## job 101
## TopLevelModule
module TopLevelModule(
    input clk,                    
    input [2:0] switches,        
    input confirm_key1,   
input confirm_key2,     
    input reset_key,            
    output [1:0] player_led,     
    output [1:0] winner_led           
);
Size: about 880 cells after synthesis, ~100 flip-flops, about 11 I/O pins, roughly 7700 µm² of cells after synthesis.
==> flow/config.mk <==
export PLATFORM = sky130hd
export DESIGN_NAME = TopLevelModule
export DESIGN_NICKNAME = TopLevelModule
export VERILOG_FILES = /design/flow/design.v
export SDC_FILE = /design/flow/constraint.sdc
export NUM_CORES = 4
export LEC_CHECK = 0
export CAP_MARGIN = 20
export CELL_PAD_IN_SITES_DETAIL_PLACEMENT = 1
export CELL_PAD_IN_SITES_GLOBAL_PLACEMENT = 2
export CORE_ASPECT_RATIO = 0.5
export CORE_MARGIN = 4
export CORE_UTILIZATION = 51
export CTS_CLUSTER_DIAMETER = 293
export CTS_CLUSTER_SIZE = 95
export HOLD_SLACK_MARGIN = 0.28
export PLACE_DENSITY = 0.35
export SLEW_MARGIN = 20
==> flow/constraint.sdc <==
create_clock -name core_clock -period 10.0 [get_ports {clk}]
set_input_delay 2.0000 -clock core_clock [delete_from_list [all_inputs] [get_ports {clk}]]
set_output_delay 2.0000 -clock core_clock [all_outputs]
set_load 0.01 [all_outputs]
run.sh (not shown) runs the stock make flow with config.mk's settings and CLKGATE_MAP_FILE=.
#### Input delta (job 102 over job 101)
Settings: TNS_END_PERCENT newly set to 20; HOLD_SLACK_MARGIN changed from 0.28 to -0.06; CELL_PAD_IN_SITES_DETAIL_PLACEMENT removed (was 1); SETUP_SLACK_MARGIN newly set to 2.73.
==> comparison <==
- Final worst-path setup slack (job 102 over job 101): increase, 26 ps
- Any difference in proportion of cell area occupied by multi-input gates between job 101 and job 102 is small enough to ignore.
- [compare] base=job 101 new=job 102: mean number of vias per cell shows a reduction of 0.15, relative contribution of combinational cells to total power went down by 0.4 points, post-synthesis mux area share saw little to no change.
Edits applied to the flow inputs when going from job 102 to job 103:
Settings: changing SETUP_SLACK_MARGIN from 2.73 to 2.94; removing PLACE_DENSITY (formerly 0.35); removing CELL_PAD_IN_SITES_GLOBAL_PLACEMENT (formerly 2); removing TNS_END_PERCENT (formerly 20); removing HOLD_SLACK_MARGIN (formerly -0.06); removing CTS_CLUSTER_DIAMETER (formerly 293); changing CORE_MARGIN from 4 to 2; changing CORE_UTILIZATION from 51 to 59; removing CTS_CLUSTER_SIZE (formerly 95).
==> comparison <==
- Status: sequential cell count parity (job 102, job 103)
- Job 103 vs job 102 — post-layout total power rose 0.76%.
- On job 103: routed wire length is 2.2% lower than what job 102 gave.
- Taking job 102 as the reference, in job 103 largest voltage drop on the vdd net lower, combinational group share of total power lower, cell count lower.
- On buffering stage count on the worst path with inverters included: between job 103 and job 102, it ends up higher for job 102.
- Per the comparison of job 103 with job 102, horizontal die size now sits lower, post-route worst setup slack now sits higher.

========
TopLevelModule again, from the RTL that the note above started with.
==> flow/design.v (excerpt) <==
module TopLevelModule(
    input clk,                    
    input [2:0] switches,        
    input confirm_key1,   
input confirm_key2,     
    input reset_key,            
    output [1:0] player_led,     
    output [1:0] winner_led           
);
Settings: LEC_CHECK=0, CAP_MARGIN=20, CORE_MARGIN=2, CORE_UTILIZATION=40, CTS_CLUSTER_DIAMETER=392, CTS_CLUSTER_SIZE=99, SLEW_MARGIN=20, TNS_END_PERCENT=5; clock period 10.0 ns.
Then changed:
- CELL_PAD_IN_SITES_DETAIL_PLACEMENT: default -> 2
- CTS_CLUSTER_DIAMETER: 392 -> default
- CTS_CLUSTER_SIZE: 99 -> default
- TNS_END_PERCENT: 5 -> 80
Power is higher by 5.2%.
Global-route usage is higher by 7.3 points.
Setup slack gets worse by 0.28 ns.
Routed wire length is higher by about 28%.
Critical path depth does not change.
Die size stays the same.
Via count is higher by 7.2%.
Cell count stays the same.
Synthesized cell count is unchanged.
Fmax is lower by about 5%.
Then changed:
- CELL_PAD_IN_SITES_DETAIL_PLACEMENT: 2 -> default
- CORE_ASPECT_RATIO: default -> 0.5
- PLACE_DENSITY: default -> 0.85
- TNS_END_PERCENT: 80 -> 15
Count of clock-buffer cells in the layout grows by 1.
Fmax grows by 5.2%.
Global-route usage shrinks by 6.7 points.
Register-to-register slack gets better by 0.29 ns.
Design area stays flat.
Wire length shrinks by 19%.
Total power shrinks by 2.1%.
Then changed:
- CELL_PAD_IN_SITES_GLOBAL_PLACEMENT: default -> 2
- CORE_MARGIN: 2 -> 4
- CORE_UTILIZATION: 40 -> 51
- CTS_CLUSTER_DIAMETER: default -> 293
- CTS_CLUSTER_SIZE: default -> 95
- HOLD_SLACK_MARGIN: default -> -0.06
- PLACE_DENSITY: 0.85 -> 0.35
- SETUP_SLACK_MARGIN: default -> 2.76
- TNS_END_PERCENT: 15 -> default
The changed run completed with no timing, DRC or antenna violations.
Global-route usage rose by 4.3 points.
Setup slack gains 0.085 ns.
Final cell count is lower by 5.1%.
Via count came out lower by 2.4%.
Total power falls by 1.4%.
Final area came out lower by 0.66%.

========
The RTL this note starts from:
==> flow/design.v <==
module InputProcessor (
    input clk,               
    input [2:0] switches,    
    input confirm_key1,       
input confirm_key2,
    input reset_key,       
    output reg [2:0] column, 
    output reg confirm1,       
output reg confirm2,
    output reg reset        
);
    always @(posedge clk) begin
        column <= switches; 
    end
    always @(posedge clk) begin
        confirm1 <= !confirm_key1; 
	confirm2 <= !confirm_key2;
        reset <= !reset_key;      
    end
endmodule
module gameLogic(
    input clk,
    input reset,
    input [2:0] column,
    input player,
    input confirm_move,
    output reg [1:0] win,
    output reg [1:0] winner
);
    reg [83:0] grid;
    reg [83:0] grid_next;
    reg token_placed;
    reg confirm_prev;
    reg [1:0] win_next;
    wire [1:0] token = player ? 2'b01 : 2'b10;
    wire place = confirm_move && !confirm_prev;
    integer i, j;
function automatic [1:0] checkWin(input [83:0] g, input [1:0] playerToken);
    integer col, row, count, i;
begin
    checkWin = 2'b00;
    for (row = 0; row < 6; row = row + 1) begin
        count = 0;
        for (col = 0; col < 7; col = col + 1) begin
            if (g[(col*6+row)*2 +: 2] == playerToken) begin
                count = count + 1;
                if (count == 4) begin
                    checkWin = 2'b01;
                end
            end else count = 0;
        end
    end
    for (col = 0; col < 7; col = col + 1) begin
        count = 0;
        for (row = 0; row < 6; row = row + 1) begin
            if (g[(col*6+row)*2 +: 2] == playerToken) begin
                count = count + 1;
                if (count == 4) begin
                    checkWin = 2'b01;
                end
            end else count = 0;
        end
    end
    for (row = 0; row < 3; row = row + 1) begin
        for (col = 0; col < 4; col = col + 1) begin
            count = 0;
            for (i = 0; i < 4; i = i + 1) begin
                if (g[((col+i)*6+(row+i))*2 +: 2] == playerToken) begin
                    count = count + 1;
                    if (count == 4) begin
                        checkWin = 2'b01;
                    end
                end else count = 0;
            end
        end
    end
    for (row = 3; row < 6; row = row + 1) begin
        for (col = 0; col < 4; col = col + 1) begin
            count = 0;
            for (i = 0; i < 4; i = i + 1) begin
                if (g[((col+i)*6+(row-i))*2 +: 2] == playerToken) begin
                    count = count + 1;
                    if (count == 4) begin
                        checkWin = 2'b01;
                    end
                end else count = 0;
            end
        end
    end
end
endfunction
    always @* begin
        grid_next = grid;
        token_placed = 0;
        for (i = 0; i < 7; i = i + 1) begin
            if (column == i) begin
                for (j = 0; j < 6; j = j + 1) begin
                    if (!token_placed && grid[(i*6+j)*2 +: 2] == 2'b00) begin
                        grid_next[(i*6+j)*2 +: 2] = token;
                        token_placed = 1;
                    end
                end
            end
        end
        win_next = checkWin(grid_next, token);
    end
    always @(posedge clk) begin
        confirm_prev <= confirm_move;
    end
    always @(posedge clk or posedge reset) begin
        if (reset) begin
            grid <= 84'd0;
            win <= 2'b00;
            winner <= 2'b00;
        end else if (place && token_placed) begin
            grid <= grid_next;
            win <= win_next;
            winner <= win_next[0] ? token : 2'b00;
        end
    end
endmodule
module control(
    input clk,                 
    input reset,               
    input [2:0] column_select, 
    input confirm_move1,
    input confirm_move2,       
    output reg [1:0] current_player, 
    output reg game_over,      
	 output [1:0] winner
);
    parameter IDLE_STATE = 3'b000,
              PLAYER1_TURN = 3'b001,
              PLAYER2_TURN = 3'b010,
              CHECK_MOVE = 3'b011,
				  win_state = 3'b100;
    reg [2:0] state; 
wire confirm_move = (current_player==2'b01)?confirm_move1:confirm_move2;
    wire [1:0]win;
    gameLogic game_logic(
        .clk(clk),
        .reset(reset),
        .column(column_select),
        .player(current_player == 2'b01), 
        .confirm_move(confirm_move),
        .win(win),
		  .winner(winner)
    );
    always @(posedge clk or posedge reset) begin
        if (reset) begin
            state <= IDLE_STATE;
            current_player <= 2'b01;  
            game_over <= 0;
        end
        else begin
            case (state)
                IDLE_STATE: begin
                    if (confirm_move) begin
                        state <= CHECK_MOVE;
                    end
                end
                PLAYER1_TURN: begin
                    if (confirm_move) begin
                        state <= CHECK_MOVE;
                    end
                end
                PLAYER2_TURN: begin
                    if (confirm_move) begin
                        state <= CHECK_MOVE;
                    end
                end
                CHECK_MOVE: begin
                    if (win) begin
                        state <= win_state; 
                    end else begin
                        current_player <= (current_player == 2'b01) ? 2'b10 : 2'b01;
                        state <= (current_player == 2'b01) ? PLAYER1_TURN : PLAYER2_TURN;
                    end
                end
					 win_state: begin
					 game_over <= 1; 
					 end
                default: state <= IDLE_STATE;
            endcase
        end
    end
endmodule
module TopLevelModule(
    input clk,                    
    input [2:0] switches,        
    input confirm_key1,   
input confirm_key2,     
    input reset_key,            
    output [1:0] player_led,     
    output [1:0] winner_led           
);
    wire [2:0] column_select;
    wire confirm_move1;
wire confirm_move2;
    wire reset_game;
    wire [1:0] current_player;
    wire game_over;
    InputProcessor input_proc(
        .clk(clk),
        .switches(switches),
        .confirm_key1(confirm_key1),
        .confirm_key2(confirm_key2),
        .reset_key(reset_key),
        .column(column_select),
        .confirm1(confirm_move1),
.confirm2(confirm_move2),
        .reset(reset_game)
    );
    control control_unit(
        .clk(clk),
        .reset(reset_game),
        .column_select(column_select),
        .confirm_move1(confirm_move1),
        .confirm_move2(confirm_move2),
        .current_player(current_player),
        .game_over(game_over), .winner(winner_led)
    );
    assign player_led = current_player;
endmodule
make LEC_CHECK=0 CAP_MARGIN=20 CELL_PAD_IN_SITES_DETAIL_PLACEMENT=0 CORE_ASPECT_RATIO=0.82 CORE_MARGIN=2 CORE_UTILIZATION=31 CTS_CLUSTER_DIAMETER=102 CTS_CLUSTER_SIZE=84 GPL_ROUTABILITY_DRIVEN=1 GPL_TIMING_DRIVEN=0 MAX_ROUTING_LAYER=met4 SETUP_SLACK_MARGIN=0.76 SLEW_MARGIN=35 finish   # period 5.25 ns
The baseline went through all stages and came out clean.
Change:
Settings changed: ABC_AREA set to 1, CORE_UTILIZATION 31 to 60, CTS_CLUSTER_DIAMETER 102 to 375, PLACE_DENSITY_LB_ADDON set to 0.26, SETUP_SLACK_MARGIN 0.76 to unset, SLEW_MARGIN 35 to 30.
Design area shrinks by 13%; non-clock buffer count is lower by 71; routed wire length went down by 27%; fmax came out lower by 5.0%; clock power grows by 9.5%; count of clock-buffer cells in the layout rises by 1; cell count increases by 1.5%; worst setup slack got worse by 0.24 ns; total power shrinks by 30%.
Change:
Settings changed: ABC_AREA 1 to unset, CELL_PAD_IN_SITES_DETAIL_PLACEMENT 0 to unset, CORE_ASPECT_RATIO 0.82 to unset, CORE_UTILIZATION 60 to 40, CTS_CLUSTER_DIAMETER 375 to unset, CTS_CLUSTER_SIZE 84 to unset, GPL_ROUTABILITY_DRIVEN 1 to unset, GPL_TIMING_DRIVEN 0 to unset, MAX_ROUTING_LAYER met4 to unset, PLACE_DENSITY_LB_ADDON 0.26 to unset, SLEW_MARGIN 30 to 20.
Clock period 5.25 ns to 10.0 ns, I/O delays scaled along.
Effect: Area after synthesis decreases by 0.73%; final cell count came out lower by 13%; sequential share of layout area is higher by 0.72 points; routed wire length is higher by 18%; non-clock buffer count went down by 20; worst hold slack improved by 0.014 ns; via count went down by 5.5%; power went down by 42%; design area fell by 2.6%; die area is higher by 47%.
Change:
Settings changed: CAP_MARGIN 20 to 0, CORE_MARGIN 2 to 3, CTS_CLUSTER_SIZE set to 19, GPL_ROUTABILITY_DRIVEN set to 0, HOLD_SLACK_MARGIN set to -0.04, MIN_ROUTING_LAYER set to met1, PLACE_DENSITY_LB_ADDON set to 0.25, SETUP_SLACK_MARGIN set to 2.42.
=>
- synthesized area is unchanged
- die area climbs by about 2.8%
- first-iteration DRC count climbs by 13%
- non-clock buffer count drops by 2
- routed wire length drops by about 6%
- via count stays flat

========
RTL: the design.v shown in full above, as it stands there.
clock: 3.9 ns
lec_check: 0
abc_area: 1
cap_margin: 20
core_margin: 2
core_utilization: 70
cts_cluster_diameter: 90
cts_cluster_size: 31
slew_margin: 20
The first run ended with an error in global routing (5_1_grt) on GRT-0116.
Next try:
ABC_AREA = not set   (was 1)
CTS_CLUSTER_DIAMETER = 133   (was 90)
CTS_CLUSTER_SIZE = not set   (was 31)
clock period = 6.23 ns   (was 3.9 ns; I/O delays follow)
=> The new run ran to the end with no violations; synthesized area is lower by about 0.7%; synthesized cell count decreases by about 20%; die area drops by 0.70%.
Next try:
CORE_ASPECT_RATIO = 0.5   (was not set)
CORE_UTILIZATION = 58   (was 70)
CTS_CLUSTER_DIAMETER = not set   (was 133)
HOLD_SLACK_MARGIN = -0.07   (was not set)
clock period = 10.0 ns   (was 6.23 ns; I/O delays follow)
Setup slack gets better by 3.6 ns.
Clock power came out lower by 23%.
Non-clock buffer count came out higher by 7.
Die size came out higher by 20%.
Synthesized cell count stays the same.
Critical path depth stays the same.
Clock-buffer cell count came out higher by 1.
Via count came out lower by 3.8%.
Next try:
CORE_ASPECT_RATIO = not set   (was 0.5)
CORE_UTILIZATION = 40   (was 58)
CTS_CLUSTER_DIAMETER = 324   (was not set)
CTS_CLUSTER_SIZE = 96   (was not set)
HOLD_SLACK_MARGIN = not set   (was -0.07)
TNS_END_PERCENT = 15   (was not set)
The changed run completed without violations.
Combinational power falls by about 4%.
Hold slack loses 0.0096 ns.
Final area rises by 1.5%.
Via count falls by about 4%.
Die area rises by 43%.
Maximum frequency rises by about 0.9%.

========
Setup of run A:
Starts from the design.v that is shown in full above.
clock: 3.95 ns
lec_check: 0
abc_area: 1
cap_margin: 20
core_margin: 2
core_utilization: 72
cts_cluster_diameter: 46
cts_cluster_size: 73
place_density: 0.66
setup_slack_margin: -0.26
slew_margin: 20
The flow ended early for run A: it failed with a tool error in 4_1_cts.
Relative to run A, the following input files were edited for run B:
- a deleted CTS_CLUSTER_DIAMETER that had been 46
- a change of CTS_CLUSTER_SIZE from 73 to 32
- a change of SETUP_SLACK_MARGIN from -0.26 to 2.13
- a deleted ABC_AREA that had been 1
- a deleted PLACE_DENSITY that had been 0.66
- a change of the clock period (ns, I/O delays scaled along) from 3.95 to 8.22
Notes after the runs:
Run B completed end to end with timing, DRC and antenna clean. Going from run A to run B, the height of the die was found to have gone down by 0.35%. Run B vs run A: area of the mapped netlist down in run B. Run B against run A: number of rows created at floorplan now sits at about the same level, register area share after synthesis now sits higher, area of the core now sits lower, synthesized cell count now sits lower, adder-cell share of the synthesized area now sits at about the same level. Against run A as the reference, run B delivers a lower basic-gate share of the synthesized area counting and, or, nand and nor cells.
Edits applied to the flow inputs when going from run B to run C:
- clearing CTS_CLUSTER_SIZE, which used to be 32
- swapping 72 for 40 in CORE_UTILIZATION
- clearing SETUP_SLACK_MARGIN, which used to be 2.13
- swapping 8.22 for 5.73 in the clock period (ns, I/O delays scaled along)
Notes after the runs:
Run B → run C: shortest period the worst path allows now sits lower, number of top-level pins was more or less identical, power in the clock group has increased.
Summary of run C over run B: largest vdd supply drop lower, cell area shows an increase of about 5%.

========
RTL: the design.v shown in full above, as it stands there.
make LEC_CHECK=0 ABC_AREA=1 CAP_MARGIN=20 CORE_MARGIN=2 CORE_UTILIZATION=72 CTS_CLUSTER_DIAMETER=362 PLACE_DENSITY=0.66 SLEW_MARGIN=20 finish   # period 4.41 ns
The first run finished but fails on negative setup slack.
Rerun with:
- ABC_AREA: 1 -> default
- CORE_UTILIZATION: 72 -> 59
- CTS_CLUSTER_DIAMETER: 362 -> default
- PLACE_DENSITY: 0.66 -> default
- clock period: 4.41 -> 11.4 ns (I/O delays scaled with it)
=>
- This time the run completed without violations
- total power goes down by 58%
- clock skew came out lower by 0.0032 ns
- clock power drops by 46%
- final area fell by 9.4%
- count of clock-buffer cells in the layout stays the same
- combinational power went down by 62%
- register-to-register slack improves by 6.2 ns
- critical path depth shrinks by 19
- setup slack is better by 6.2 ns
Rerun with:
- ABC_AREA: default -> 1
- CORE_UTILIZATION: 59 -> 70
- CTS_CLUSTER_SIZE: default -> 78
- PLACE_DENSITY: default -> 0.65
- clock period: 11.4 -> 3.91 ns (I/O delays scaled with it)
This time the run died in global routing.
Die area decreases by 15%.
Synthesized cell count climbs by 27%.
Synthesized area goes up by 0.73%.
Rerun with:
- ABC_AREA: 1 -> default
- CORE_UTILIZATION: 70 -> 53
- CTS_CLUSTER_SIZE: 78 -> default
- PLACE_DENSITY: 0.65 -> default
- clock period: 3.91 -> 5.73 ns (I/O delays scaled with it)
The new run completed with no timing, DRC or antenna violations.
Die area rises by a quarter to a third.
Synthesized cell count went down by about a fifth.
Synthesized area came out lower slightly.
Rerun with:
- ABC_AREA: default -> 1
- CORE_UTILIZATION: 53 -> 72
- CTS_CLUSTER_SIZE: default -> 73
- PLACE_DENSITY: default -> 0.66
- clock period: 5.73 -> 4.56 ns (I/O delays scaled with it)
This time the run finished with negative setup slack left.
Final area grows by 2.4%.
Cell count climbs by 20%.
Total power grows by 3.9%.
Die area went down by 25%.
Worst setup slack loses 0.50 ns.
Worst hold slack loses 0.074 ns.
Clock skew rises by 0.0064 ns.
Via count climbs by 2.2%.
Sequential power climbs by about 1%.
Fmax came out higher by 15%.
Rerun with:
- CTS_CLUSTER_DIAMETER: default -> 362
- CTS_CLUSTER_SIZE: 73 -> 30
- SETUP_SLACK_MARGIN: default -> 1.33
- clock period: 4.56 -> 4.41 ns (I/O delays scaled with it)
What happened: With this change the flow stopped in global routing on GRT-0232; synthesized cell count does not change; synthesized area is unchanged; die size is unchanged.
No activity file was given, so power comes from the tool's default toggle rates.
